$ cat design/flow/design.v
module cordicMagPh
   #(parameter integer N        = 13,  
     parameter integer XY_WIDTH = 18)  
    (input  wire                           clk,
     input  wire                           reset,    
     input  wire                           st,       
     input  wire signed [XY_WIDTH - 1 : 0] xin,      
     input  wire signed [XY_WIDTH - 1 : 0] yin,      
     output reg                            rdy,      
     output wire        [XY_WIDTH - 1 : 0] mag,      
     output wire signed [XY_WIDTH + 1 : 0] ph);      
    localparam integer N_WIDTH = $clog2(N);
    reg signed [XY_WIDTH + 1 : 0] x, y, z;
    reg        [N_WIDTH  - 1 : 0] ni;       
    reg                           qrt;      
    wire signed [XY_WIDTH + 1 : 0] xShift, yShift;
    wire        [XY_WIDTH - 2 : 0] atan;
    reg  signed [XY_WIDTH + 1 : 0] zCnv;
    reg          [XY_WIDTH : 0] a;
    reg  [2 * XY_WIDTH - 1 : 0] r;
    localparam [1 : 0] ST0 = 2'd0, ST1 = 2'd1, ST2 = 2'd2, ST3 = 2'd3;
    reg [1 : 0] state;
    localparam integer PKG_WIDTH = XY_WIDTH + 1;
    function [63:0] atanLUTlong;
        input integer i;
        begin
            case (i)
                0: atanLUTlong = 64'd2305843009213693952;
                1: atanLUTlong = 64'd1361218612134873344;
                2: atanLUTlong = 64'd719230530580881024;
                3: atanLUTlong = 64'd365092647525521984;
                4: atanLUTlong = 64'd183254791493294816;
                5: atanLUTlong = 64'd91716730292036224;
                6: atanLUTlong = 64'd45869556482713136;
                7: atanLUTlong = 64'd22936177926750896;
                8: atanLUTlong = 64'd11468263948075832;
                9: atanLUTlong = 64'd5734153847876408;
                10: atanLUTlong = 64'd2867079658191484;
                11: atanLUTlong = 64'd1433540170878135;
                12: atanLUTlong = 64'd716770128161890;
                13: atanLUTlong = 64'd358385069421298;
                14: atanLUTlong = 64'd179192535378193;
                15: atanLUTlong = 64'd89596267772540;
                16: atanLUTlong = 64'd44798133896700;
                17: atanLUTlong = 64'd22399066949654;
                18: atanLUTlong = 64'd11199533474990;
                19: atanLUTlong = 64'd5599766737515;
                20: atanLUTlong = 64'd2799883368760;
                21: atanLUTlong = 64'd1399941684380;
                22: atanLUTlong = 64'd699970842190;
                23: atanLUTlong = 64'd349985421095;
                24: atanLUTlong = 64'd174992710548;
                25: atanLUTlong = 64'd87496355274;
                26: atanLUTlong = 64'd43748177637;
                27: atanLUTlong = 64'd21874088818;
                28: atanLUTlong = 64'd10937044409;
                29: atanLUTlong = 64'd5468522205;
                30: atanLUTlong = 64'd2734261102;
                31: atanLUTlong = 64'd1367130551;
                32: atanLUTlong = 64'd683565276;
                33: atanLUTlong = 64'd341782638;
                34: atanLUTlong = 64'd170891319;
                35: atanLUTlong = 64'd85445659;
                36: atanLUTlong = 64'd42722830;
                37: atanLUTlong = 64'd21361415;
                38: atanLUTlong = 64'd10680707;
                39: atanLUTlong = 64'd5340354;
                40: atanLUTlong = 64'd2670177;
                41: atanLUTlong = 64'd1335088;
                42: atanLUTlong = 64'd667544;
                43: atanLUTlong = 64'd333772;
                44: atanLUTlong = 64'd166886;
                45: atanLUTlong = 64'd83443;
                46: atanLUTlong = 64'd41722;
                47: atanLUTlong = 64'd20861;
                48: atanLUTlong = 64'd10430;
                49: atanLUTlong = 64'd5215;
                50: atanLUTlong = 64'd2608;
                51: atanLUTlong = 64'd1304;
                52: atanLUTlong = 64'd652;
                53: atanLUTlong = 64'd326;
                54: atanLUTlong = 64'd163;
                55: atanLUTlong = 64'd81;
                56: atanLUTlong = 64'd41;
                57: atanLUTlong = 64'd20;
                58: atanLUTlong = 64'd10;
                59: atanLUTlong = 64'd5;
                60: atanLUTlong = 64'd3;
                61: atanLUTlong = 64'd1;
                62: atanLUTlong = 64'd1;
                63: atanLUTlong = 64'd0;
                default: atanLUTlong = 64'd0;
            endcase
        end
    endfunction
    function [63:0] coefdLUTlong;
        input integer i;
        begin
            case (i)
                0: coefdLUTlong = 64'd3260954456333195264;
                1: coefdLUTlong = 64'd2916686334356757504;
                2: coefdLUTlong = 64'd2829601372552588288;
                3: coefdLUTlong = 64'd2807750841902562304;
                4: coefdLUTlong = 64'd2802282967498353152;
                5: coefdLUTlong = 64'd2800915666627739136;
                6: coefdLUTlong = 64'd2800573820569637376;
                7: coefdLUTlong = 64'd2800488357751430656;
                8: coefdLUTlong = 64'd2800466991965381120;
                9: coefdLUTlong = 64'd2800461650513774592;
                10: coefdLUTlong = 64'd2800460315150554624;
                11: coefdLUTlong = 64'd2800459981309729792;
                12: coefdLUTlong = 64'd2800459897849522176;
                13: coefdLUTlong = 64'd2800459876984470016;
                14: coefdLUTlong = 64'd2800459871768206848;
                15: coefdLUTlong = 64'd2800459870464141312;
                16: coefdLUTlong = 64'd2800459870138124800;
                17: coefdLUTlong = 64'd2800459870056620544;
                18: coefdLUTlong = 64'd2800459870036244480;
                19: coefdLUTlong = 64'd2800459870031150592;
                20: coefdLUTlong = 64'd2800459870029877248;
                21: coefdLUTlong = 64'd2800459870029558784;
                22: coefdLUTlong = 64'd2800459870029479424;
                23: coefdLUTlong = 64'd2800459870029459456;
                24: coefdLUTlong = 64'd2800459870029454336;
                25: coefdLUTlong = 64'd2800459870029453312;
                default: coefdLUTlong = 64'd0;
            endcase
        end
    endfunction
    localparam integer COEFD_LUT_LONG_SIZE = 26;
    function [PKG_WIDTH - 3 : 0] atanLUTshort;
        input integer i;
        reg [63 : 0] v;
        begin
            v = atanLUTlong(i);
            atanLUTshort = v[61 -: PKG_WIDTH - 2];
        end
    endfunction
    function [PKG_WIDTH - 3 : 0] coefdInit;
        input integer dummy;
        reg [63 : 0] v;
        begin
            if (N - 1 > COEFD_LUT_LONG_SIZE - 1)
                v = coefdLUTlong(COEFD_LUT_LONG_SIZE - 1);
            else
                v = coefdLUTlong(N - 1);
            coefdInit = v[61 -: PKG_WIDTH - 2];
        end
    endfunction
    localparam [PKG_WIDTH - 3 : 0] coefd = coefdInit(0);
    function [PKG_WIDTH - 1 : 0] signalSaturate;
        input [PKG_WIDTH - 1 : 0] x;
        begin
            if (x[PKG_WIDTH - 1 : PKG_WIDTH - 2] == 2'b01) begin
                signalSaturate = {2'b01, {(PKG_WIDTH - 2){1'b0}}};
            end else if (x[PKG_WIDTH - 1 : PKG_WIDTH - 2] == 2'b10) begin
                signalSaturate = {2'b11, {(PKG_WIDTH - 2){1'b0}}};
            end else begin
                signalSaturate = x;
            end
        end
    endfunction
    always @(posedge clk or posedge reset)
    if (reset) begin
        rdy   <= 1'b0;
        x     <= {(XY_WIDTH + 2){1'b0}};
        y     <= {(XY_WIDTH + 2){1'b0}};
        z     <= {(XY_WIDTH + 2){1'b0}};
        ni    <= {N_WIDTH{1'b0}};
        qrt   <= 1'b0;
        state <= ST0;
    end else begin
        if (st) begin  
            rdy <= 1'b0;
            ni  <= {N_WIDTH{1'b0}};  
            if (xin < 0) begin
                x   <= -xin;
                qrt <= 1'b1;
            end else begin  
                x   <= xin;
                qrt <= 1'b0;
            end
            y <= yin;
            state <= ST1;
        end else begin
            case (state)
                ST0: begin
                    rdy <= 1'b1;
                end
                ST1: begin
                    if (y == 0) begin  
                        rdy <= 1'b1;
                        if (~qrt) begin  
                            z <= {(XY_WIDTH + 2){1'b0}};
                        end else begin
                            z <= {2'b01, {XY_WIDTH{1'b0}}};  
                        end
                        state <= ST0;  
                    end else begin  
                        if (y < 0) begin
                            x <= x - y;
                            y <= y + x;
                            z <= -atan;
                        end else begin
                            x <= x + y;
                            y <= y - x;
                            z <= atan;
                        end
                        ni    <= ni + 1'd1;
                        state <= ST2;
                    end
                end
                ST2: begin
                    if (y < 0) begin
                        x <= x - yShift;
                        y <= y + xShift;
                        z <= z - atan;
                    end else begin  
                        x <= x + yShift;
                        y <= y - xShift;
                        z <= z + atan;
                    end
                    if (ni < N - 1) begin  
                        ni    <= ni + 1'd1;
                        state <= ST2;
                    end else begin
                        ni    <= {N_WIDTH{1'b0}};
                        state <= ST3;
                    end
                end
                ST3: begin
                    rdy   <= 1'b1;
                    x     <= {1'b0, r[2 * XY_WIDTH - 1 : XY_WIDTH - 1]};
                    z     <= zCnv;
                    state <= ST0;
                end
            endcase
        end
    end
    assign xShift = x >>> ni;
    assign yShift = y >>> ni;
    assign atan   = atanLUTshort(ni);
    always @(*) begin
        if (x >= 0) begin
            a = x[XY_WIDTH : 0];
        end else begin
            a = {(XY_WIDTH + 1){1'b0}};
        end
        r = a * coefd;
    end
    always @(*) begin
        zCnv = {z[XY_WIDTH + 1], signalSaturate(z[XY_WIDTH : 0])};
        if (~qrt) begin  
            zCnv = zCnv;
        end else begin     
            if (zCnv >= 0) begin
                zCnv = {2'b01, {XY_WIDTH{1'b0}}} - zCnv;  
            end else begin
                zCnv = {2'b11, {XY_WIDTH{1'b0}}} - zCnv;  
            end
        end
    end
    assign mag = x[XY_WIDTH - 1 : 0];
    assign ph  = z;
endmodule
$ cat design/flow/run.sh
#!/bin/bash
# the make line also repeats each setting of config.mk as NAME=value (left out here)
make -C /OpenROAD-flow-scripts/flow DESIGN_CONFIG=/design/flow/config.mk WORK_HOME=/design/flow/orfs CLKGATE_MAP_FILE= finish
$ cat design/flow/config.mk
export PLATFORM = sky130hd
export DESIGN_NAME = cordicMagPh
export DESIGN_NICKNAME = cordicMagPh
export VERILOG_FILES = /design/flow/design.v
export SDC_FILE = /design/flow/constraint.sdc
export NUM_CORES = 4
export LEC_CHECK = 0
export CAP_MARGIN = 0
export CORE_ASPECT_RATIO = 0.83
export CORE_MARGIN = 2
export CORE_UTILIZATION = 72
export CTS_CLUSTER_SIZE = 83
export GPL_TIMING_DRIVEN = 1
export MAX_ROUTING_LAYER = met4
export PLACE_DENSITY_LB_ADDON = 0.06
export SETUP_SLACK_MARGIN = 1.66
export SLEW_MARGIN = 0
export TNS_END_PERCENT = 5
$ cat design/flow/constraint.sdc
create_clock -name core_clock -period 5.82 [get_ports {clk}]
set_input_delay 1.1640 -clock core_clock [delete_from_list [all_inputs] [get_ports {clk}]]
set_output_delay 1.1640 -clock core_clock [all_outputs]
set_load 0.01 [all_outputs]
==> notes.md, run 1 <==
impl run done, here's what came out: yosys adder share=0.299, DIE HEIGHT=153 um, Site Rows=54, CP max stage cell=fa_1, run status=failed layout checks, Final Critical Period=7290 ps, Placed Cells=2840, top cells, area=ha_1, fa_1, dfrtp_1, die width=183 um, hpwl dp=51300 um, clock sinks=70, Crit path buffers/inverters=6, cell with the most instances after synthesis=inv_1, Most common reg cell=dfrtp_1, Hold Startpoint=rdy, Post-Syn Nets=2830, Hold Buf Count CTS=0, I/O pins=78, Buffers on Ports=77, CP max stage delay=690 ps, cell family with most CP delay=adder cells, Flop area=1760 um^2, slew at the pin with the worst max-slew slack=1310 ps, Slew headroom=0.117, # Cells Yosys=2407, XOR Share, Synth=0.0768, top cells by count=inv_1, ha_1, nand2_1, gpl congestion=1.04, M1 GR Usage=0.617, met3 usage=0.168, pre-CTS WS=-840 ps, fill count=1334, reg2reg start=x[19], yosys warns=1, Fin. Hold Viols=0, final worst clock skew=20.3 ps, Gate Area=16900 um^2, number of global-route vias before repair=20.1k, CTS H-Tree Depth=3, period utilization=1.25, worst hold margin=605 ps, Yosys chip area=19200 um^2, die area=28100 um^2, crit path to=x[16], signal arrival time at the worst endpoint=7540 ps, Max-Cap Viols=0, Yosys cell types=93, RSZ-0062 raised after global routing=true, vias=21.5k, gr usage total=0.508, mux frac, synth=0.0753, Reg clk slew, reported paths=90 ps, area leader, netlist=ha_1, Post-Syn Instances=2407, non-filler cells, final=2879, ys async rst share=1.00, Synth Area in Simple Gates=0.154, Violated Checks=setup timing, GR peak layer=met2, critical path class=register to register, Top logic family=adder cells, final setup fails=19, Worst Reg-to-Reg Cells=24, Top cell area share=0.167, fin nets=2950, Max Fclk=0.137 GHz, OpenROAD warnings=73, Synth flops=70, Post-route DRC=0, maximum clock path buffer count=2, crit end category=register, initial antenna violation count=10, Critical Path Most Common Cell=fa_1, number of cells on the critical path=24, CTS Buf Count=9, number of enable flip-flop cells=0, CP startpoint=x[19], first-pass GRT wire length=108000 um, Routed Antenna Nets=0, Final WS setup=-1470 ps, Synth Area per Inst=8.00 um^2, worst skew pair latency=390 ps, Placeable Area=26300 um^2, reg-to-reg endpoint=x[16], hold path endpoint=rdy, WL/cell=26.8 um, root buf cell=clkbuf_16, largest net degree at the start of global routing=76, DR pass1 iterations=12, final wirelength=77200 um, Complex Gates by Area=0.215, CP max FO=6, routed vias/inst=7.47, FP Core Util=0.732, Seq/Total Area, Yosys=0.0911, Mapped Area=19200 um^2, met2 Usage GRT=0.740, Layout area overhead=17.9%, CTS tree=yes, Req. time, crit path=6070 ps, Startpoint Class=register, crit-path cells=clkinv_8 -> buf_12 -> buf_4 -> nand2_4 -> fa_1 -> fa_1 -> inv_1 -> fa_1 -> fa_1 -> fa_1 -> inv_1 -> fa_1 -> inv_1 -> ha_2 -> and4_4 -> nand3_2 -> nor3_4 -> o311a_4 -> a311oi_4 -> a21o_1 -> a311o_1 -> and3_4 -> o31ai_4 -> a21oi_1, Hold Path Cell Cnt=2, starting DRC count in detailed routing=3766, final max-slew violation count=0, setup slack, reg-to-reg=-1470 ps, Hold Crit Class=register to register, GRT overflow=0
-- metrics by stage --
step | instance area (um^2) | util | setup TNS, ps
floorplan | 19400 | - | -1540
global placement | 21200 | 0.806 | -5390
detailed placement | 21200 | 0.806 | -9690
CTS | 22000 | 0.836 | -8120
global route | 22700 | 0.863 | -23570
finish | 22700 | 0.863 | -21690
-- final cells by class --
type	instances	share of cell area
Multi-Input combinational cell	1913	0.746
Timing Repair Buffer	245	0.0935
Inverter	288	0.0486
Antenna cell	11	0.00121
Clock inverter	7	0.00458
Tap cell	336	0.0185
Sequential cell	70	0.0777
Clock buffer	9	0.00992
-- metal layers --
metal	vias up	share of wire	routed length [um]
met4	0	0.095	7340
met1	9720	0.34	26000
li1	8738	-	-
met3	831	0.16	12700
met2	2230	0.40	31100
met5	-	0	0
-- timing repair --
| item | 4_1_cts | 5_1_grt |
|---|---|---|
| pin swaps | 76 | 144 |
| gates cloned | 0 | 0 |
| gates resized | 127 | 137 |
| hold endpoints to repair | 0 | 0 |
| setup buffers | 3 | 9 |
| setup endpoints to repair | 46 | 48 |
==> run 2, diff against run 1 <==
CAP_MARGIN = 20   (was 0)
CORE_ASPECT_RATIO = 1.72   (was 0.83)
CORE_UTILIZATION = 40   (was 72)
CTS_CLUSTER_DIAMETER = 225   (was unset)
CTS_CLUSTER_SIZE = 99   (was 83)
GPL_TIMING_DRIVEN = 0   (was 1)
MAX_ROUTING_LAYER = unset   (was met4)
PLACE_DENSITY_LB_ADDON = unset   (was 0.06)
SETUP_SLACK_MARGIN = unset   (was 1.66)
SLEW_MARGIN = 20   (was 0)
TNS_END_PERCENT = 10   (was 5)
clock period = 8.0 ns   (was 5.82 ns; I/O delays follow)
==> notes.md, run 2 <==
impl run done, here's what came out: run status=complete, no violations (was failed layout checks), XOR Share, Synth=0.0768 (unchanged), worst hold margin=532 ps (was 605 ps), CP startpoint=x[19] (unchanged), Req. time, crit path=8330 ps (was 6070 ps), Routed Antenna Nets=0 (unchanged), critical path class=register to register (unchanged), yosys warns=1 (unchanged), Critical Path Most Common Cell=fa_1 (unchanged), # Cells Yosys=2407 (unchanged), vias=19.5k (was 21.5k), Synth Area per Inst=8.00 um^2 (unchanged), GRT overflow=0 (unchanged), starting DRC count in detailed routing=1636 (was 3766), reg-to-reg endpoint=x[12] (was x[16]), top cells by count=inv_1, ha_1, nand2_1 (unchanged), fill count=4918 (was 1334), Yosys cell types=93 (unchanged), initial antenna violation count=5 (was 10), reg2reg start=x[19] (unchanged), number of enable flip-flop cells=0 (unchanged), Max-Cap Viols=0 (unchanged), area leader, netlist=ha_1 (unchanged), number of global-route vias before repair=20.1k (about the same), Top logic family=adder cells (unchanged), Layout area overhead=10.2% (was 17.9%), ys async rst share=1.00 (unchanged), die width=171 um (was 183 um), yosys adder share=0.299 (unchanged), largest net degree at the start of global routing=42 (was 76), Final Critical Period=7720 ps (was 7290 ps), slew at the pin with the worst max-slew slack=1200 ps (was 1310 ps), DIE HEIGHT=292 um (was 153 um), Worst Reg-to-Reg Cells=22 (was 24), RSZ-0062 raised after global routing=false (was true), final max-slew violation count=0 (unchanged), CTS tree=yes (unchanged), final worst clock skew=10.4 ps (was 20.3 ps), Post-Syn Nets=2830 (unchanged), DR pass1 iterations=7 (was 12), FP Core Util=0.405 (was 0.732), top cells, area=ha_1, fa_1, dfrtp_1 (unchanged), Synth Area in Simple Gates=0.154 (unchanged), Flop area=1750 um^2 (was 1760 um^2), Top cell area share=0.167 (unchanged), crit path to=x[12] (was x[16]), Seq/Total Area, Yosys=0.0911 (unchanged), clock sinks=70 (unchanged), die area=50000 um^2 (was 28100 um^2), Hold Buf Count CTS=0 (unchanged), hpwl dp=69000 um (was 51300 um), utilization after layout=0.446 (was 0.863), Buffers on Ports=76 (was 77), CP max stage cell=fa_1 (unchanged), Hold Startpoint=state[0] (was rdy), Post-route DRC=0 (unchanged), period utilization=0.965 (was 1.25), final wirelength=86400 um (was 77200 um), OpenROAD warnings=70 (was 73), CTS H-Tree Depth=3 (unchanged), Gate Area=15800 um^2 (was 16900 um^2), Yosys chip area=19200 um^2 (unchanged), Most common reg cell=dfrtp_1 (unchanged), gpl congestion=1.05 (was 1.04), Post-Syn Instances=2407 (unchanged), routed vias/inst=6.19 (was 7.47), Reg clk slew, reported paths=70 ps (was 90 ps), Max Fclk=0.130 GHz (was 0.137 GHz), Synth flops=70 (unchanged), Crit path buffers/inverters=5 (was 6), fin nets=2922 (was 2950), gr usage total=0.348 (was 0.508), crit-path cells=buf_2 -> buf_2 -> clkbuf_1 -> nor2_1 -> ha_1 -> fa_1 -> fa_1 -> fa_1 -> fa_1 -> inv_1 -> fa_1 -> inv_1 -> ha_1 -> and4_1 -> a31o_2 -> o311a_1 -> a311oi_4 -> a21o_4 -> and2b_1 -> o21ai_0 -> or4b_1 -> nand3_1 (was clkinv_8 -> buf_12 -> buf_4 -> nand2_4 -> fa_1 -> fa_1 -> inv_1 -> fa_1 -> fa_1 -> fa_1 -> inv_1 -> fa_1 -> inv_1 -> ha_2 -> and4_4 -> nand3_2 -> nor3_4 -> o311a_4 -> a311oi_4 -> a21o_1 -> a311o_1 -> and3_4 -> o31ai_4 -> a21oi_1), CTS Buf Count=9 (unchanged), cell family with most CP delay=adder cells (unchanged), worst skew pair latency=390 ps (about the same), crit end category=register (unchanged), final setup fails=0 (was 19), Site Rows=105 (was 54), setup slack, reg-to-reg=280 ps (was -1470 ps), Hold Path Cell Cnt=2 (unchanged), cell with the most instances after synthesis=inv_1 (unchanged), maximum clock path buffer count=2 (unchanged), root buf cell=clkbuf_16 (unchanged), CP max FO=10 (was 6), WL/cell=27.4 um (was 26.8 um), first-pass GRT wire length=126000 um (was 108000 um), Hold Crit Class=register to register (unchanged), CP max stage delay=570 ps (was 690 ps), number of cells on the critical path=22 (was 24), mux frac, synth=0.0753 (unchanged), Placeable Area=47600 um^2 (was 26300 um^2), Complex Gates by Area=0.215 (unchanged), Fin. Hold Viols=0 (unchanged), Mapped Area=19200 um^2 (unchanged), signal arrival time at the worst endpoint=8050 ps (was 7540 ps), hold path endpoint=state[0] (was rdy), Startpoint Class=register (unchanged), I/O pins=78 (unchanged), Slew headroom=0.197 (was 0.117)
run 2: layer usage:
layer | vias up | track usage | routed length [um]
li1 | 8684 | - | -
met1 | 9259 | 0.327 | 26900
met5 | - | 0 | 13
met3 | 503 | 0.0874 | 6530
met4 | 2 | 0.345 | 10700
met2 | 1030 | 0.598 | 42300
run 2: layout make-up:
type | instances | area share
multi-input cells | 1913 | 0.746
flip-flops and latches | 70 | 0.0826
inverters | 288 | 0.0514
repair buffers | 81 | 0.0386
well taps | 642 | 0.0379
plain buffers | 136 | 0.0296
clock buffers | 12 | 0.0121
clock inverters | 4 | 0.00212
diodes | 2 | 0.000236
run 2: stage by stage:
stage	setup slack, ps	setup TNS (ps)	instances	area, um^2
5_1_grt	21.2	0	3146	21200
3_3_place_gp	-375	-2020	3125	20800
6_report	280	0	3148	21200
4_1_cts	46.9	0	3142	21200
3_5_place_dp	-352	-1780	3126	20800
2_1_floorplan	1050	0	2407	19200
run 2: what timing repair did:
| action | CTS | global route |
|---|---|---|
| cloned | 0 | 0 |
| gates resized | 3 | 9 |
| endpoints found under the setup margin | 10 | 8 |
| setup buffers | 0 | 2 |
==> run 3, diff against run 2 <==
ABC_AREA = 1   (was unset)
CORE_ASPECT_RATIO = unset   (was 1.72)
CORE_UTILIZATION = 57   (was 40)
CTS_CLUSTER_DIAMETER = 222   (was 225)
CTS_CLUSTER_SIZE = 96   (was 99)
GPL_TIMING_DRIVEN = unset   (was 0)
TNS_END_PERCENT = unset   (was 10)
clock period = 6.34 ns   (was 8.0 ns; I/O delays follow)
==> notes.md, run 3 <==
impl run done, here's what came out: WL/cell=21.1 um (was 27.4 um), Post-route DRC=0 (unchanged), CTS H-Tree Depth=3 (unchanged), final setup fails=0 (unchanged), Hold Crit Class=register to register (unchanged), Final WS setup=278 ps (was 280 ps), final worst clock skew=8.36 ps (was 10.4 ps), die area=37900 um^2 (was 50000 um^2), clock sinks=70 (unchanged), critical path class=register to register (unchanged), CP max FO=8 (was 10), routed vias/inst=6.12 (was 6.19), Post-Syn Instances=3265 (was 2407), hold path endpoint=z[14] (was state[0]), RSZ-0062 raised after global routing=true (was false), root buf cell=clkbuf_16 (unchanged), Synth Area in Simple Gates=0.279 (was 0.154), Complex Gates by Area=0.189 (was 0.215), Max Fclk=0.165 GHz (was 0.130 GHz), Max-Cap Viols=0 (unchanged), Final Critical Period=6060 ps (was 7720 ps), CTS tree=yes (unchanged), Hold Startpoint=z[14] (was state[0]), OpenROAD warnings=73 (was 70), cell with the most instances after synthesis=nand2_1 (was inv_1), Req. time, crit path=6590 ps (was 8330 ps), Synth Area per Inst=6.34 um^2 (was 8.00 um^2), CTS Buf Count=9 (unchanged), gpl congestion=1.06 (was 1.05), Top logic family=simple AND/OR/NAND/NOR gates (was adder cells), number of cells on the critical path=25 (was 22), Hold Buf Count CTS=0 (unchanged), DR pass1 iterations=6 (was 7), reg2reg start=x[19] (unchanged), first-pass GRT wire length=124000 um (was 126000 um), maximum clock path buffer count=2 (unchanged), fin nets=3714 (was 2922), FP Core Util=0.580 (was 0.405), Top cell area share=0.155 (was 0.167), run status=complete, no violations (unchanged), Post-Syn Nets=3688 (was 2830), Slew headroom=0.345 (was 0.197), Yosys chip area=20700 um^2 (was 19200 um^2), Gate Area=16300 um^2 (was 15800 um^2), Synth flops=70 (unchanged), mux frac, synth=0 (was 0.0753), Worst Reg-to-Reg Cells=25 (was 22), hpwl dp=64800 um (was 69000 um), number of global-route vias before repair=22.5k (was 20.1k), reg-to-reg endpoint=x[15] (was x[12]), starting DRC count in detailed routing=2338 (was 1636), slew at the pin with the worst max-slew slack=978 ps (was 1200 ps), final wirelength=79300 um (was 86400 um), vias=23.0k (was 19.5k), crit end category=register (unchanged), ys async rst share=1.00 (unchanged), Layout area overhead=7.32% (was 10.2%), Hold Path Cell Cnt=2 (unchanged), Fin. Hold Viols=0 (unchanged), utilization after layout=0.623 (was 0.446), DIE HEIGHT=195 um (was 292 um), number of enable flip-flop cells=0 (unchanged), largest net degree at the start of global routing=65 (was 42), Routed Antenna Nets=0 (unchanged), fill count=3369 (was 4918), XOR Share, Synth=0.0389 (was 0.0768), CP startpoint=x[19] (unchanged), Startpoint Class=register (unchanged), initial antenna violation count=2 (was 5), die width=195 um (was 171 um), I/O pins=78 (unchanged), Crit path buffers/inverters=6 (was 5), yosys warns=1 (unchanged), area leader, netlist=ha_1 (unchanged), Placeable Area=35700 um^2 (was 47600 um^2), # Cells Yosys=3265 (was 2407), period utilization=0.956 (was 0.965), Flop area=1760 um^2 (was 1750 um^2), top cells by count=nand2_1, inv_1, nor2_1 (was inv_1, ha_1, nand2_1), Mapped Area=20700 um^2 (was 19200 um^2), pre-CTS WS=219 ps (was -352 ps), crit path to=x[15] (was x[12]), top cells, area=ha_1, nand2_1, fa_1 (was ha_1, fa_1, dfrtp_1), setup slack, reg-to-reg=280 ps (about the same), gr usage total=0.420 (was 0.348), signal arrival time at the worst endpoint=6310 ps (was 8050 ps), cell family with most CP delay=adder cells (unchanged), worst skew pair latency=360 ps (was 390 ps), final max-slew violation count=0 (unchanged), yosys adder share=0.278 (was 0.299), Yosys cell types=62 (was 93), Seq/Total Area, Yosys=0.0847 (was 0.0911), Site Rows=69 (was 105), Buffers on Ports=77 (was 76), Reg clk slew, reported paths=60 ps (was 70 ps), Most common reg cell=dfrtp_1 (unchanged), CP max stage cell=fa_1 (unchanged), CP max stage delay=560 ps (was 570 ps), GRT overflow=0 (unchanged)
run 3: metal layers:
metal,up-vias,part of all wire,wire [um],global-route usage
met4,0,0.067,5310,0.231
met1,10678,0.39,30900,0.528
met3,300,0.10,7980,0.0861
met2,1290,0.44,35000,0.675
li1,10743,-,-,-
met5,-,0,0,0
run 3: repair_timing:
item | in CTS | in global routing
gates resized | 0 | 26
buffers inserted | 0 | 3
setup endpoints to repair | 0 | 18
run 3: layout make-up:
type	count	area share
Multi-Input combinational cell	2530	0.734
Inverter	539	0.0915
Sequential cell	70	0.0791
Timing Repair Buffer	141	0.0565
Tap cell	461	0.0260
Clock buffer	12	0.0106
Clock inverter	4	0.00220
Antenna cell	3	0.000338
run 3: through the flow:
step	instance area (um^2)	std cells	hold WS [ps]	TNS (ps)
2_1_floorplan	20700	3265	513	0
3_3_place_gp	21900	3738	531	0
3_5_place_dp	21900	3738	550	0
4_1_cts	22100	3754	564	0
5_1_grt	22200	3759	584	-31.8
6_report	22200	3760	574	0
==> run 4, diff against run 3 <==
ABC_AREA = unset   (was 1)
CELL_PAD_IN_SITES_GLOBAL_PLACEMENT = 3   (was unset)
CORE_ASPECT_RATIO = 0.74   (was unset)
CORE_MARGIN = 4   (was 2)
CORE_UTILIZATION = 20   (was 57)
CTS_CLUSTER_DIAMETER = 38   (was 222)
CTS_CLUSTER_SIZE = 52   (was 96)
GPL_ROUTABILITY_DRIVEN = 0   (was unset)
MIN_ROUTING_LAYER = met2   (was unset)
SETUP_SLACK_MARGIN = 0.14   (was unset)
clock period = 8.0 ns   (was 6.34 ns; I/O delays follow)
==> notes.md, run 4 <==
impl run done, here's what came out: run status=complete, no violations (unchanged), crit path to=x[12] (was x[15]), Synth Area in Simple Gates=0.154 (was 0.279), crit end category=register (unchanged), top cells by count=inv_1, ha_1, nand2_1 (was nand2_1, inv_1, nor2_1), CP max stage cell=fa_1 (unchanged), crit-path cells=clkinvlp_4 -> nand2_2 -> inv_1 -> ha_1 -> fa_1 -> inv_1 -> fa_1 -> inv_1 -> fa_1 -> fa_1 -> inv_1 -> fa_1 -> inv_1 -> ha_1 -> and4_1 -> a31o_2 -> o311a_1 -> a311oi_4 -> a21o_1 -> and2b_1 -> o21ai_0 -> or4b_1 -> nand3_1, cell family with most CP delay=adder cells (unchanged), Hold Buf Count CTS=0 (unchanged), CP max stage delay=560 ps (about the same), final max-slew violation count=0 (unchanged), WL/cell=23.8 um (was 21.1 um), Synth Area per Inst=8.00 um^2 (was 6.34 um^2), Flop area=1760 um^2 (about the same), yosys adder share=0.299 (was 0.278), die width=369 um (was 195 um), worst skew pair latency=410 ps (was 360 ps), Buffers on Ports=77 (unchanged), XOR Share, Synth=0.0768 (was 0.0389), Mapped Area=19200 um^2 (was 20700 um^2), Startpoint Class=register (unchanged), Complex Gates by Area=0.215 (was 0.189), root buf cell=clkbuf_16 (unchanged), Final Critical Period=7420 ps (was 6060 ps), met3 usage=0.400 (was 0.0861), final wirelength=88600 um (was 79300 um), yosys warns=1 (unchanged), number of cells on the critical path=23 (was 25), largest net degree at the start of global routing=74 (was 65), CTS tree=yes (unchanged), final worst clock skew=13.6 ps (was 8.36 ps), met2 Usage GRT=0.278 (was 0.675), hpwl dp=68700 um (was 64800 um), gr usage total=0.261 (was 0.420), CTS Buf Count=9 (unchanged), clock sinks=70 (unchanged), Top logic family=adder cells (was simple AND/OR/NAND/NOR gates), number of enable flip-flop cells=0 (unchanged), reg-to-reg endpoint=x[12] (was x[15]), Routed Antenna Nets=0 (unchanged), Slew headroom=0.258 (was 0.345), hold path endpoint=state[0] (was z[14]), die area=101000 um^2 (was 37900 um^2), first-pass GRT wire length=129000 um (was 124000 um), period utilization=0.928 (was 0.956), initial antenna violation count=5 (was 2), CP max FO=15 (was 8), final setup fails=0 (unchanged), number of global-route vias before repair=28.8k (was 22.5k), mux frac, synth=0.0753 (was 0), Reg clk slew, reported paths=70 ps (was 60 ps), OpenROAD warnings=70 (was 73), GRT overflow=0 (unchanged), Yosys cell types=93 (was 62), Crit path buffers/inverters=6 (unchanged), setup TNS=0 ps (unchanged), DR pass1 iterations=50 (was 6), Post-route DRC=0 (unchanged), Post-Syn Instances=2407 (was 3265), vias=25.4k (was 23.0k), routed vias/inst=6.82 (was 6.12), # Cells Yosys=2407 (was 3265), maximum clock path buffer count=2 (unchanged), Req. time, crit path=8340 ps (was 6590 ps), starting DRC count in detailed routing=3823 (was 2338), Synth flops=70 (unchanged), Hold Startpoint=state[0] (was z[14]), FP Core Util=0.203 (was 0.580), Most common reg cell=dfrtp_1 (unchanged), Yosys chip area=19200 um^2 (was 20700 um^2), setup bufs post-CTS=0 (unchanged), Layout area overhead=13.4% (was 7.32%), Seq/Total Area, Yosys=0.0911 (was 0.0847), Post-Syn Nets=2830 (was 3688), DIE HEIGHT=275 um (was 195 um), CP startpoint=x[19] (unchanged), signal arrival time at the worst endpoint=7760 ps (was 6310 ps), fill count=10.5k (was 3369), I/O pins=78 (unchanged), cell with the most instances after synthesis=inv_1 (was nand2_1), Hold Path Cell Cnt=2 (unchanged), M1 GR Usage=0 (was 0.528), Fin. Hold Viols=0 (unchanged), utilization after layout=0.230 (was 0.623), setup slack, reg-to-reg=580 ps (was 280 ps), Gate Area=15800 um^2 (was 16300 um^2), slew at the pin with the worst max-slew slack=1080 ps (was 978 ps), CTS H-Tree Depth=3 (unchanged), GR peak layer=met3 (was met2), Worst Reg-to-Reg Cells=23 (was 25), ys async rst share=1.00 (unchanged), Top cell area share=0.167 (was 0.155), Site Rows=97 (was 69), Placeable Area=95000 um^2 (was 35700 um^2), top cells, area=ha_1, fa_1, dfrtp_1 (was ha_1, nand2_1, fa_1), fin nets=2840 (was 3714), area leader, netlist=ha_1 (unchanged), reg2reg start=x[19] (unchanged), Max-Cap Viols=0 (unchanged), RSZ-0062 raised after global routing=false (was true), Hold Crit Class=register to register (unchanged), critical path class=register to register (unchanged), Max Fclk=0.135 GHz (was 0.165 GHz)
run 4: cell type report:
class,instances,area share
Antenna cell,13,0.00149
Multi-Input combinational cell,1913,0.725
Sequential cell,70,0.0807
Tap cell,1287,0.0738
Timing Repair Buffer,135,0.0556
Clock inverter,1,0.00138
Clock buffer,14,0.0121
Inverter,288,0.0498
run 4: routing by layer:
layer / vias to the layer above / wire length, um
li1: 8437 / -
met1: 8854 / 0
met2: 7427 / 40200
met3: 613 / 42100
met4: 46 / 4900
met5: - / 1470
run 4: per-stage QoR:
stage | hold WS, ps | std cells | instance area (um^2) | setup slack (ps)
finish | 513 | 3721 | 21800 | 576
global route | 568 | 3714 | 21800 | 199
CTS | 517 | 3708 | 21800 | 312
detailed placement | 507 | 3693 | 21500 | 349
global placement | 501 | 3693 | 21500 | 413
floorplan | 488 | 2407 | 19200 | 1050
run 4: what timing repair did:
action | 4_1_cts | 5_1_grt
endpoints found under the setup margin | 0 | 9
hold endpoints to repair | 0 | 0
gates resized | 0 | 6
==> run 5, diff against run 4 <==
CORE_ASPECT_RATIO = 0.78   (was 0.74)
CORE_MARGIN = 2   (was 4)
CORE_UTILIZATION = 26   (was 20)
CTS_CLUSTER_DIAMETER = 290   (was 38)
CTS_CLUSTER_SIZE = unset   (was 52)
PLACE_DENSITY_LB_ADDON = 0.29   (was unset)
SETUP_SLACK_MARGIN = 0.52   (was 0.14)
SLEW_MARGIN = 30   (was 20)
TNS_END_PERCENT = 85   (was unset)
clock period = 8.34 ns   (was 8.0 ns; I/O delays follow)
==> notes.md, run 5 <==
impl run done, here's what came out: Complex Gates by Area=0.215 (unchanged), Reg clk slew, reported paths=70 ps (about the same), first-pass GRT wire length=122000 um (was 129000 um), Crit path buffers/inverters=3 (was 6), starting DRC count in detailed routing=4106 (was 3823), CTS Buf Count=9 (unchanged), Layout area overhead=10.9% (was 13.4%), Seq/Total Area, Yosys=0.0911 (unchanged), setup bufs post-CTS=0 (unchanged), Max-Cap Viols=0 (unchanged), initial antenna violation count=3 (was 5), GRT overflow=0 (unchanged), Hold Crit Class=register to register (unchanged), routed vias/inst=7.43 (was 6.82), Post-Syn Nets=2830 (unchanged), vias=25.3k (was 25.4k), post_cts resized=0 (unchanged), Worst Reg-to-Reg Cells=21 (was 23), die area=76200 um^2 (was 101000 um^2), final setup fails=0 (unchanged), Hold Startpoint=state[0] (unchanged), DIE HEIGHT=244 um (was 275 um), final instance area=21300 um^2 (was 21800 um^2), Most common reg cell=dfrtp_1 (unchanged), run status=complete, no violations (unchanged), CTS tree=yes (unchanged), yosys warns=1 (unchanged), worst skew pair latency=400 ps (was 410 ps), top cells by count=inv_1, ha_1, nand2_1 (unchanged), CTS H-Tree Depth=3 (unchanged), mux frac, synth=0.0753 (unchanged), OpenROAD warnings=70 (unchanged), final wirelength=83400 um (was 88600 um), signal arrival time at the worst endpoint=7820 ps (was 7760 ps), Hold Path Cell Cnt=2 (unchanged), root buf cell=clkbuf_16 (unchanged), Fin. Hold Viols=0 (unchanged), WL/cell=24.4 um (was 23.8 um), area leader, netlist=ha_1 (unchanged), Synth Area in Simple Gates=0.154 (unchanged), crit end category=register (unchanged), setup TNS=0 ps (unchanged), critical path class=register to register (unchanged), Routed Antenna Nets=0 (unchanged), slew at the pin with the worst max-slew slack=1030 ps (was 1080 ps), Site Rows=88 (was 97), Critical Path Most Common Cell=fa_1, ys async rst share=1.00 (unchanged), Startpoint Class=register (unchanged), Yosys cell types=93 (unchanged), Slew headroom=0.293 (was 0.258), die width=312 um (was 369 um), fin nets=2826 (was 2840), hpwl dp=63700 um (was 68700 um), Post-route DRC=0 (unchanged), Yosys chip area=19200 um^2 (unchanged), Post-Syn Instances=2407 (unchanged), XOR Share, Synth=0.0768 (unchanged), largest net degree at the start of global routing=72 (was 74), reg2reg start=x[13] (was x[19]), cell with the most instances after synthesis=inv_1 (unchanged), number of global-route vias before repair=28.2k (was 28.8k), Max Fclk=0.134 GHz (was 0.135 GHz), reg-to-reg endpoint=x[12] (unchanged), Synth Area per Inst=8.00 um^2 (unchanged), final max-slew violation count=0 (unchanged), crit path to=x[12] (unchanged), FP Core Util=0.261 (was 0.203), CP max stage cell=dfrtp_1 (was fa_1), # Cells Yosys=2407 (unchanged), Hold Buf Count CTS=0 (unchanged), period utilization=0.897 (was 0.928), utilization after layout=0.290 (was 0.230), number of enable flip-flop cells=0 (unchanged), CP startpoint=x[13] (was x[19]), Req. time, crit path=8680 ps (was 8340 ps), I/O pins=78 (unchanged), number of cells on the critical path=21 (was 23), RSZ-0062 raised after global routing=false (unchanged), Top logic family=adder cells (unchanged), hold path endpoint=state[0] (unchanged), CP max stage delay=680 ps (was 560 ps), final worst clock skew=9.43 ps (was 13.6 ps), Buffers on Ports=77 (unchanged), Synth flops=70 (unchanged), Mapped Area=19200 um^2 (unchanged), CP max FO=10 (was 15), Post-DP Area=21000 um^2 (was 21500 um^2), top cells, area=ha_1, fa_1, dfrtp_1 (unchanged), Placeable Area=73700 um^2 (was 95000 um^2), DR pass1 iterations=10 (was 50), Final Critical Period=7480 ps (was 7420 ps), maximum clock path buffer count=2 (unchanged), crit-path cells=nand2_1 -> fa_1 -> fa_1 -> inv_1 -> fa_1 -> fa_1 -> fa_1 -> inv_1 -> fa_1 -> inv_1 -> ha_1 -> a21oi_1 -> o21ai_0 -> a31o_2 -> o311a_1 -> a311oi_2 -> a21o_1 -> and2b_1 -> o21ai_0 -> or4b_1 -> nand3_1 (was clkinvlp_4 -> nand2_2 -> inv_1 -> ha_1 -> fa_1 -> inv_1 -> fa_1 -> inv_1 -> fa_1 -> fa_1 -> inv_1 -> fa_1 -> inv_1 -> ha_1 -> and4_1 -> a31o_2 -> o311a_1 -> a311oi_4 -> a21o_1 -> and2b_1 -> o21ai_0 -> or4b_1 -> nand3_1), Top cell area share=0.167 (unchanged), setup slack, reg-to-reg=860 ps (was 580 ps), gr usage total=0.326 (was 0.261), clock sinks=70 (unchanged), cell family with most CP delay=adder cells (unchanged), yosys adder share=0.299 (unchanged)
## run 5: per-stage QoR
stage | setup WS, ps | instances | hold WS, ps
after CTS | 841 | 3398 | 518
final | 860 | 3410 | 512
after global placement | 948 | 3382 | 508
after global routing | 525 | 3403 | 554
after detailed placement | 867 | 3382 | 512
after floorplan | 1390 | 2407 | 488
## run 5: cell type report
type	instances	area (um^2)
Antenna cell	12	30.0
Inverter	288	1090
Sequential cell	70	1770
Timing Repair Buffer	121	1100
Clock buffer	11	253
Tap cell	990	1240
Fill cell	7938	52300
Multi-Input combinational cell	1913	15800
Clock inverter	5	57.6
## run 5: layer usage
| layer | vias up | share of wire | global-route usage | wire [um] |
|---|---|---|---|---|
| met5 | - | 0.015 | 0.173 | 1290 |
| met4 | 41 | 0.058 | 0.0382 | 4830 |
| met3 | 635 | 0.46 | 0.488 | 38700 |
| met2 | 7434 | 0.46 | 0.350 | 38500 |
| met1 | 8808 | 0 | - | 0 |
| li1 | 8402 | - | - | - |
==> run 6, diff against run 5 <==
CELL_PAD_IN_SITES_GLOBAL_PLACEMENT = unset   (was 3)
CORE_ASPECT_RATIO = unset   (was 0.78)
CORE_UTILIZATION = 72   (was 26)
CTS_CLUSTER_DIAMETER = 318   (was 290)
CTS_CLUSTER_SIZE = 37   (was unset)
GPL_ROUTABILITY_DRIVEN = unset   (was 0)
MIN_ROUTING_LAYER = unset   (was met2)
PLACE_DENSITY_LB_ADDON = 0.11   (was 0.29)
SETUP_SLACK_MARGIN = 1.27   (was 0.52)
SLEW_MARGIN = 20   (was 30)
TNS_END_PERCENT = unset   (was 85)
clock period = 4.27 ns   (was 8.34 ns; I/O delays follow)
==> notes.md, run 6 <==
yosys + openroad results -> run status=stopped before the end (was complete, no violations), Stopped at=global routing, Tool Error=[ERROR GRT-0116] Global routing finished with congestion. Check the congestion regions in the DRC Viewer., number of enable flip-flop cells=0 (unchanged), Site Rows=59 (was 88), Placed Cells=3079 (was 3382), CTS Buf Count=9 (unchanged), hpwl dp=62500 um (was 63700 um), area leader, netlist=ha_1 (unchanged), gpl congestion=1.13, maximum clock path buffer count=2 (unchanged), Complex Gates by Area=0.215 (unchanged), Post-Syn Nets=2830 (unchanged), mux frac, synth=0.0753 (unchanged), top cells, area=ha_1, fa_1, dfrtp_1 (unchanged), FP Core Util=0.737 (was 0.261), Mapped Area=19200 um^2 (unchanged), Synth flops=70 (unchanged), Post-DP Area=23300 um^2 (was 21000 um^2), GRT overflow=1356, Yosys chip area=19200 um^2 (unchanged), die area=28100 um^2 (was 76200 um^2), Most common reg cell=dfrtp_1 (unchanged), gr usage total=0.971, Post-Syn Instances=2407 (unchanged), # Cells Yosys=2407 (unchanged), die width=168 um (was 312 um), yosys warns=1 (unchanged), root buf cell=clkbuf_16 (unchanged), ys async rst share=1.00 (unchanged), Synth Area per Inst=8.00 um^2 (unchanged), XOR Share, Synth=0.0768 (unchanged), Top cell area share=0.167 (unchanged), clock sinks=70 (unchanged), DIE HEIGHT=168 um (was 244 um), top cells by count=inv_1, ha_1, nand2_1 (unchanged), Buffers on Ports=77 (unchanged), I/O pins=78 (unchanged), Top logic family=adder cells (unchanged), Synth Area in Simple Gates=0.154 (unchanged), cell with the most instances after synthesis=inv_1 (unchanged), yosys adder share=0.299 (unchanged), Seq/Total Area, Yosys=0.0911 (unchanged), CTS H-Tree Depth=3 (unchanged), Yosys cell types=93 (unchanged), Placeable Area=26100 um^2 (was 73700 um^2)
## run 6: repair_timing
action / in CTS
cloned: 1
resized: 276
endpoints found under the hold margin: 0
setup endpoints to repair: 63
hold buffers: 0
setup buffers: 71
pin swaps: 158
## run 6: stage by stage
stage	worst slack [ps]	TNS (ps)
2_1_floorplan	-1930	-29380
3_3_place_gp	-1920	-32710
3_5_place_dp	-2470	-46210
4_1_cts	-2470	-49080
## run 6: layer usage
layer  overflow  GRT usage
met1         41      0.906
met4        341       1.05
met2        915       1.15
met3         46      0.835
met5         13      0.652
==> run 7, diff against run 6 <==
ABC_AREA = 1   (was unset)
CORE_UTILIZATION = 65   (was 72)
CTS_CLUSTER_DIAMETER = 222   (was 318)
CTS_CLUSTER_SIZE = 96   (was 37)
PLACE_DENSITY = 0.37   (was unset)
PLACE_DENSITY_LB_ADDON = unset   (was 0.11)
SETUP_SLACK_MARGIN = -0.22   (was 1.27)
TNS_END_PERCENT = 5   (was unset)
clock period = 4.94 ns   (was 4.27 ns; I/O delays follow)
==> notes.md, run 7 <==
impl run done, here's what came out: run status=failed layout checks (was stopped before the end), Violated Checks=setup timing, Top cell area share=0.155 (was 0.167), signal arrival time at the worst endpoint=6140 ps, ys async rst share=1.00 (unchanged), yosys adder share=0.278 (was 0.299), M1 WL=29400 um, Fin. Hold Viols=0, number of enable flip-flop cells=0 (unchanged), Post-route DRC=0, worst hold margin=567 ps, CTS Buf Count=9 (unchanged), CTS tree=yes, Startpoint Class=register, I/O pins=78 (unchanged), fill count=2418, Synth Area per Inst=6.34 um^2 (was 8.00 um^2), met2 wire len=34600 um, Critical Path Most Common Cell=fa_1, CP max FO=5, Post-Syn Instances=3265 (was 2407), CP max stage cell=fa_1, Mapped Area=20700 um^2 (was 19200 um^2), Buffers on Ports=77 (unchanged), die area=33300 um^2 (was 28100 um^2), Yosys chip area=20700 um^2 (was 19200 um^2), reg2reg start=x[19], critical path class=register to register, GRT overflow=0, die width=182 um (was 168 um), hpwl dp=64900 um (was 62500 um), Req. time, crit path=5160 ps, Synth flops=70 (unchanged), # Cells Yosys=3265 (was 2407), Max-Cap Viols=0, CTS H-Tree Depth=3 (unchanged), gr usage total=0.485, worst skew pair latency=360 ps, setup slack, reg-to-reg=-980 ps, routed vias/inst=6.40, yosys warns=1 (unchanged), initial antenna violation count=1, first-pass GRT wire length=125000 um, top cells, area=ha_1, nand2_1, fa_1 (was ha_1, fa_1, dfrtp_1), Crit path buffers/inverters=7, root buf cell=clkbuf_16 (unchanged), final wirelength=82900 um, Synth Area in Simple Gates=0.279 (was 0.154), Complex Gates by Area=0.189 (was 0.215), cell family with most CP delay=adder cells, Routed Antenna Nets=0, Top logic family=simple AND/OR/NAND/NOR gates (was adder cells), final max-slew violation count=0, Post-Syn Nets=3688 (was 2830), maximum clock path buffer count=2 (unchanged), cell with the most instances after synthesis=nand2_1 (was inv_1), top cells by count=nand2_1, inv_1, nor2_1 (was inv_1, ha_1, nand2_1), Hold Startpoint=state[0], area leader, netlist=ha_1 (unchanged), final setup fails=20, mux frac, synth=0 (was 0.0753), Hold Crit Class=register to register, Max Fclk=0.169 GHz, Yosys cell types=62 (was 93), Final Critical Period=5920 ps, largest net degree at the start of global routing=85, Placeable Area=31500 um^2 (was 26100 um^2), setup TNS=-16430 ps, RSZ-0062 raised after global routing=true, Hold Buf Count CTS=0 (unchanged), number of cells on the critical path=27, Final WS setup=-975 ps, DIE HEIGHT=182 um (was 168 um), Seq/Total Area, Yosys=0.0847 (was 0.0911), Slew headroom=0.409, Hold Path Cell Cnt=2, clock sinks=70 (unchanged), DR WL met3=10600 um, XOR Share, Synth=0.0389 (was 0.0768), Most common reg cell=dfrtp_1 (unchanged), vias=24.7k, number of global-route vias before repair=23.4k, Layout area overhead=15.7%, Worst Reg-to-Reg Cells=27, starting DRC count in detailed routing=3313, hold path endpoint=state[0], gpl congestion=1.11 (was 1.13), Site Rows=65 (was 59), crit end category=register, OpenROAD warnings=75, fin nets=3875, reg-to-reg endpoint=x[5], slew at the pin with the worst max-slew slack=887 ps, CP startpoint=x[19], crit path to=x[5], FP Core Util=0.658 (was 0.737), uppermost layer routed=met4, period utilization=1.20, pre-CTS WS=-822 ps (was -2470 ps), final worst clock skew=16.8 ps, CP max stage delay=550 ps, DR pass1 iterations=9, WL/cell=21.5 um, Reg clk slew, reported paths=60 ps
-- run 7: area by class of cell --
cell class                      instances  area [um^2]  area share
Clock buffer                           11          253      0.0106
Inverter                              539         2050      0.0854
Tap cell                              402          503      0.0210
Timing Repair Buffer                  302         2510       0.105
Clock inverter                          5         81.3     0.00340
Antenna cell                            4         10.0    0.000418
Sequential cell                        70         1760      0.0733
Multi-Input combinational cell       2530        16800       0.701
-- run 7: through the flow --
| stage | area, um^2 | util | instances |
|---|---|---|---|
| floorplan | 21000 | - | 3265 |
| global placement | 23200 | 0.736 | 3833 |
| detailed placement | 23200 | 0.736 | 3833 |
| CTS | 23700 | 0.754 | 3853 |
| global route | 23900 | 0.761 | 3859 |
| finish | 24000 | 0.761 | 3863 |
-- run 7: per-layer routing --
| layer | vias to the layer above | GRT usage |
|---|---|---|
| met2 | 1901 | 0.745 |
| met4 | 0 | 0.380 |
| met1 | 11158 | 0.572 |
| met5 | - | 0 |
| li1 | 11057 | - |
| met3 | 600 | 0.138 |
-- run 7: repair_timing --
item                                    CTS  global route
setup buffers                             3             6
cloned                                    1             0
resized                                  43            44
pin swaps                                26            31
endpoints found under the setup margin   19            21
==> run 8, diff against run 7 <==
CORE_UTILIZATION = 59   (was 65)
CTS_CLUSTER_DIAMETER = 303   (was 222)
PLACE_DENSITY = unset   (was 0.37)
SETUP_SLACK_MARGIN = unset   (was -0.22)
TNS_END_PERCENT = unset   (was 5)
clock period = 5.08 ns   (was 4.94 ns; I/O delays follow)
==> notes.md, run 8 <==
impl run done, here's what came out: CP max FO=8 (was 5), crit end category=register (unchanged), yosys adder share=0.278 (unchanged), Buffers on Ports=77 (unchanged), Hold Startpoint=z[12] (was state[0]), WL/cell=22.0 um (was 21.5 um), CTS Buf Count=9 (unchanged), Fin. Hold Viols=0 (unchanged), area leader, netlist=ha_1 (unchanged), Max Fclk=0.171 GHz (was 0.169 GHz), DIE HEIGHT=191 um (was 182 um), Yosys chip area=20700 um^2 (unchanged), Placeable Area=34500 um^2 (was 31500 um^2), Slew headroom=0.311 (was 0.409), Hold Crit Class=register to register (unchanged), largest net degree at the start of global routing=96 (was 85), final wirelength=86100 um (was 82900 um), Hold Path Cell Cnt=2 (unchanged), pre-CTS WS=-595 ps (was -822 ps), fin nets=3879 (was 3875), CP startpoint=x[19] (unchanged), worst skew pair latency=370 ps (was 360 ps), starting DRC count in detailed routing=3345 (was 3313), Post-Syn Nets=3688 (unchanged), Post-route DRC=0 (unchanged), cell family with most CP delay=adder cells (unchanged), critical path class=register to register (unchanged), number of enable flip-flop cells=0 (unchanged), die width=191 um (was 182 um), Violated Checks=setup timing (unchanged), reg2reg start=x[19] (unchanged), Seq/Total Area, Yosys=0.0847 (unchanged), OpenROAD warnings=75 (unchanged), Site Rows=68 (was 65), period utilization=1.15 (was 1.20), Yosys cell types=62 (unchanged), mux frac, synth=0 (unchanged), Reg clk slew, reported paths=80 ps (was 60 ps), Hold Buf Count CTS=0 (unchanged), gr usage total=0.456 (was 0.485), number of global-route vias before repair=23.3k (was 23.4k), Routed Antenna Nets=0 (unchanged), Complex Gates by Area=0.189 (unchanged), cell with the most instances after synthesis=nand2_1 (unchanged), CTS H-Tree Depth=3 (unchanged), final setup fails=19 (was 20), DR pass1 iterations=8 (was 9), maximum clock path buffer count=2 (unchanged), Max-Cap Viols=0 (unchanged), first-pass GRT wire length=128000 um (was 125000 um), die area=36600 um^2 (was 33300 um^2), Synth flops=70 (unchanged), Req. time, crit path=5400 ps (was 5160 ps), Top logic family=simple AND/OR/NAND/NOR gates (unchanged), initial antenna violation count=5 (was 1), Critical Path Most Common Cell=fa_1 (unchanged), yosys warns=1 (unchanged), utilization after layout=0.703 (was 0.761), number of cells on the critical path=25 (was 27), final max-slew violation count=0 (unchanged), final worst clock skew=22.6 ps (was 16.8 ps), gpl congestion=1.08 (was 1.11), Top cell area share=0.155 (unchanged), hold path endpoint=z[12] (was state[0]), signal arrival time at the worst endpoint=6170 ps (was 6140 ps), hpwl dp=67100 um (was 64900 um), reg-to-reg endpoint=x[12] (was x[5]), setup slack, reg-to-reg=-770 ps (was -980 ps), Synth Area per Inst=6.34 um^2 (unchanged), XOR Share, Synth=0.0389 (unchanged), Final Critical Period=5850 ps (was 5920 ps), RSZ-0062 raised after global routing=true (unchanged), Mapped Area=20700 um^2 (unchanged), CP max stage delay=580 ps (was 550 ps), top cells by count=nand2_1, inv_1, nor2_1 (unchanged), GRT overflow=0 (unchanged), Final WS setup=-775 ps (was -975 ps), vias=24.6k (was 24.7k), routed vias/inst=6.27 (was 6.40), Post-Syn Instances=3265 (unchanged), Most common reg cell=dfrtp_1 (unchanged), Layout area overhead=17.3% (was 15.7%), Startpoint Class=register (unchanged), CTS tree=yes (unchanged), FP Core Util=0.599 (was 0.658), I/O pins=78 (unchanged), top cells, area=ha_1, nand2_1, fa_1 (unchanged), crit path to=x[12] (was x[5]), clock sinks=70 (unchanged), Synth Area in Simple Gates=0.279 (unchanged), CP max stage cell=fa_1 (unchanged), Crit path buffers/inverters=7 (unchanged), root buf cell=clkbuf_16 (unchanged), # Cells Yosys=3265 (unchanged), worst hold margin=582 ps (was 567 ps), ys async rst share=1.00 (unchanged), Worst Reg-to-Reg Cells=25 (was 27), slew at the pin with the worst max-slew slack=1030 ps (was 887 ps), run status=failed layout checks (unchanged)
run 8: cell type report:
class / count / area, um^2
antenna: 2 / 5.00
clock buffer: 10 / 229
clock inverter: 6 / 86.3
fill: 2891 / 10300
inverter: 539 / 2050
multi-input combinational: 2530 / 17000
sequential: 70 / 1760
tap: 455 / 569
timing repair buffer: 306 / 2560
run 8: stage by stage:
| stage | setup TNS (ps) | cells | cell area [um^2] |
|---|---|---|---|
| final | -12760 | 3918 | 24300 |
| after global placement | -6290 | 3888 | 23400 |
| after detailed placement | -9160 | 3888 | 23400 |
| after CTS | -8780 | 3907 | 24000 |
| after floorplan | -4760 | 3265 | 21100 |
| after global routing | -16040 | 3917 | 24300 |
run 8: repair_timing:
| item | in CTS | in global routing |
|---|---|---|
| endpoints found under the setup margin | 19 | 20 |
| hold endpoints to repair | 0 | 0 |
| resized | 53 | 68 |
| setup buffers | 3 | 10 |
| pin swaps | 32 | 55 |
run 8: layer usage:
layer | up-vias | GRT usage | wire [um]
met5 | - | 0 | 128
met4 | 6 | 0.314 | 7540
met3 | 523 | 0.130 | 10600
met2 | 1748 | 0.706 | 36800
met1 | 11213 | 0.548 | 31100
li1 | 11084 | - | -
==> run 9, diff against run 8 <==
ABC_AREA = unset   (was 1)
CELL_PAD_IN_SITES_GLOBAL_PLACEMENT = 0   (was unset)
CORE_ASPECT_RATIO = 1.1   (was unset)
CORE_UTILIZATION = 49   (was 59)
CTS_CLUSTER_DIAMETER = unset   (was 303)
CTS_CLUSTER_SIZE = 70   (was 96)
GPL_ROUTABILITY_DRIVEN = 0   (was unset)
GPL_TIMING_DRIVEN = 0   (was unset)
HOLD_SLACK_MARGIN = 0.27   (was unset)
MIN_ROUTING_LAYER = met2   (was unset)
PLACE_DENSITY = 0.5   (was unset)
clock period = 6.31 ns   (was 5.08 ns; I/O delays follow)
==> notes.md, run 9 <==
yosys + openroad results -> run status=stopped before the end (was failed layout checks), Stopped at=global routing, Tool Error=[ERROR GRT-0116] Global routing finished with congestion. Check the congestion regions in the DRC Viewer., CTS H-Tree Depth=3 (unchanged), top cells by count=inv_1, ha_1, nand2_1 (was nand2_1, inv_1, nor2_1), Synth Area in Simple Gates=0.154 (was 0.279), clock sinks=70 (unchanged), Top cell area share=0.167 (was 0.155), GRT overflow=3, Most common reg cell=dfrtp_1 (unchanged), ys async rst share=1.00 (unchanged), Yosys chip area=19200 um^2 (was 20700 um^2), Yosys cell types=93 (was 62), CTS Buf Count=9 (unchanged), Post-DP Area=20800 um^2 (was 23400 um^2), pre-CTS WS=-1130 ps (was -595 ps), Synth flops=70 (unchanged), Post-Syn Instances=2407 (was 3265), Top logic family=adder cells (was simple AND/OR/NAND/NOR gates), top cells, area=ha_1, fa_1, dfrtp_1 (was ha_1, nand2_1, fa_1), FP Core Util=0.494 (was 0.599), Hold Buf Count CTS=0 (unchanged), die width=193 um (was 191 um), yosys adder share=0.299 (was 0.278), maximum clock path buffer count=2 (unchanged), area leader, netlist=ha_1 (unchanged), hpwl dp=61500 um (was 67100 um), I/O pins=78 (unchanged), gr usage total=0.635, Synth Area per Inst=8.00 um^2 (was 6.34 um^2), Buffers on Ports=76 (was 77), Post-Syn Nets=2830 (was 3688), XOR Share, Synth=0.0768 (was 0.0389), mux frac, synth=0.0753 (was 0), Placeable Area=39000 um^2 (was 34500 um^2), Mapped Area=19200 um^2 (was 20700 um^2), yosys warns=1 (unchanged), root buf cell=clkbuf_16 (unchanged), die area=40900 um^2 (was 36600 um^2), Complex Gates by Area=0.215 (was 0.189), DIE HEIGHT=212 um (was 191 um), # Cells Yosys=2407 (was 3265), Seq/Total Area, Yosys=0.0911 (was 0.0847), Site Rows=76 (was 68), cell with the most instances after synthesis=inv_1 (was nand2_1), number of enable flip-flop cells=0 (unchanged)
[run 9: what timing repair did]
action	in CTS
setup endpoints to repair	23
setup buffers	29
cloned	0
gates resized	76
pin swaps	34
[run 9: routing by layer]
layer  global-route usage  overflow
met3                0.751         2
met1                    -         -
met2                0.700         0
met4                0.357         0
met5                0.432         1
[run 9: through the flow]
stage	instances	utilization	TNS, ps	hold WS, ps
after floorplan	2407	-	0	488
after global placement	2990	0.534	-14300	480
after detailed placement	2991	0.534	-15390	498
after CTS	3035	0.555	-3700	514
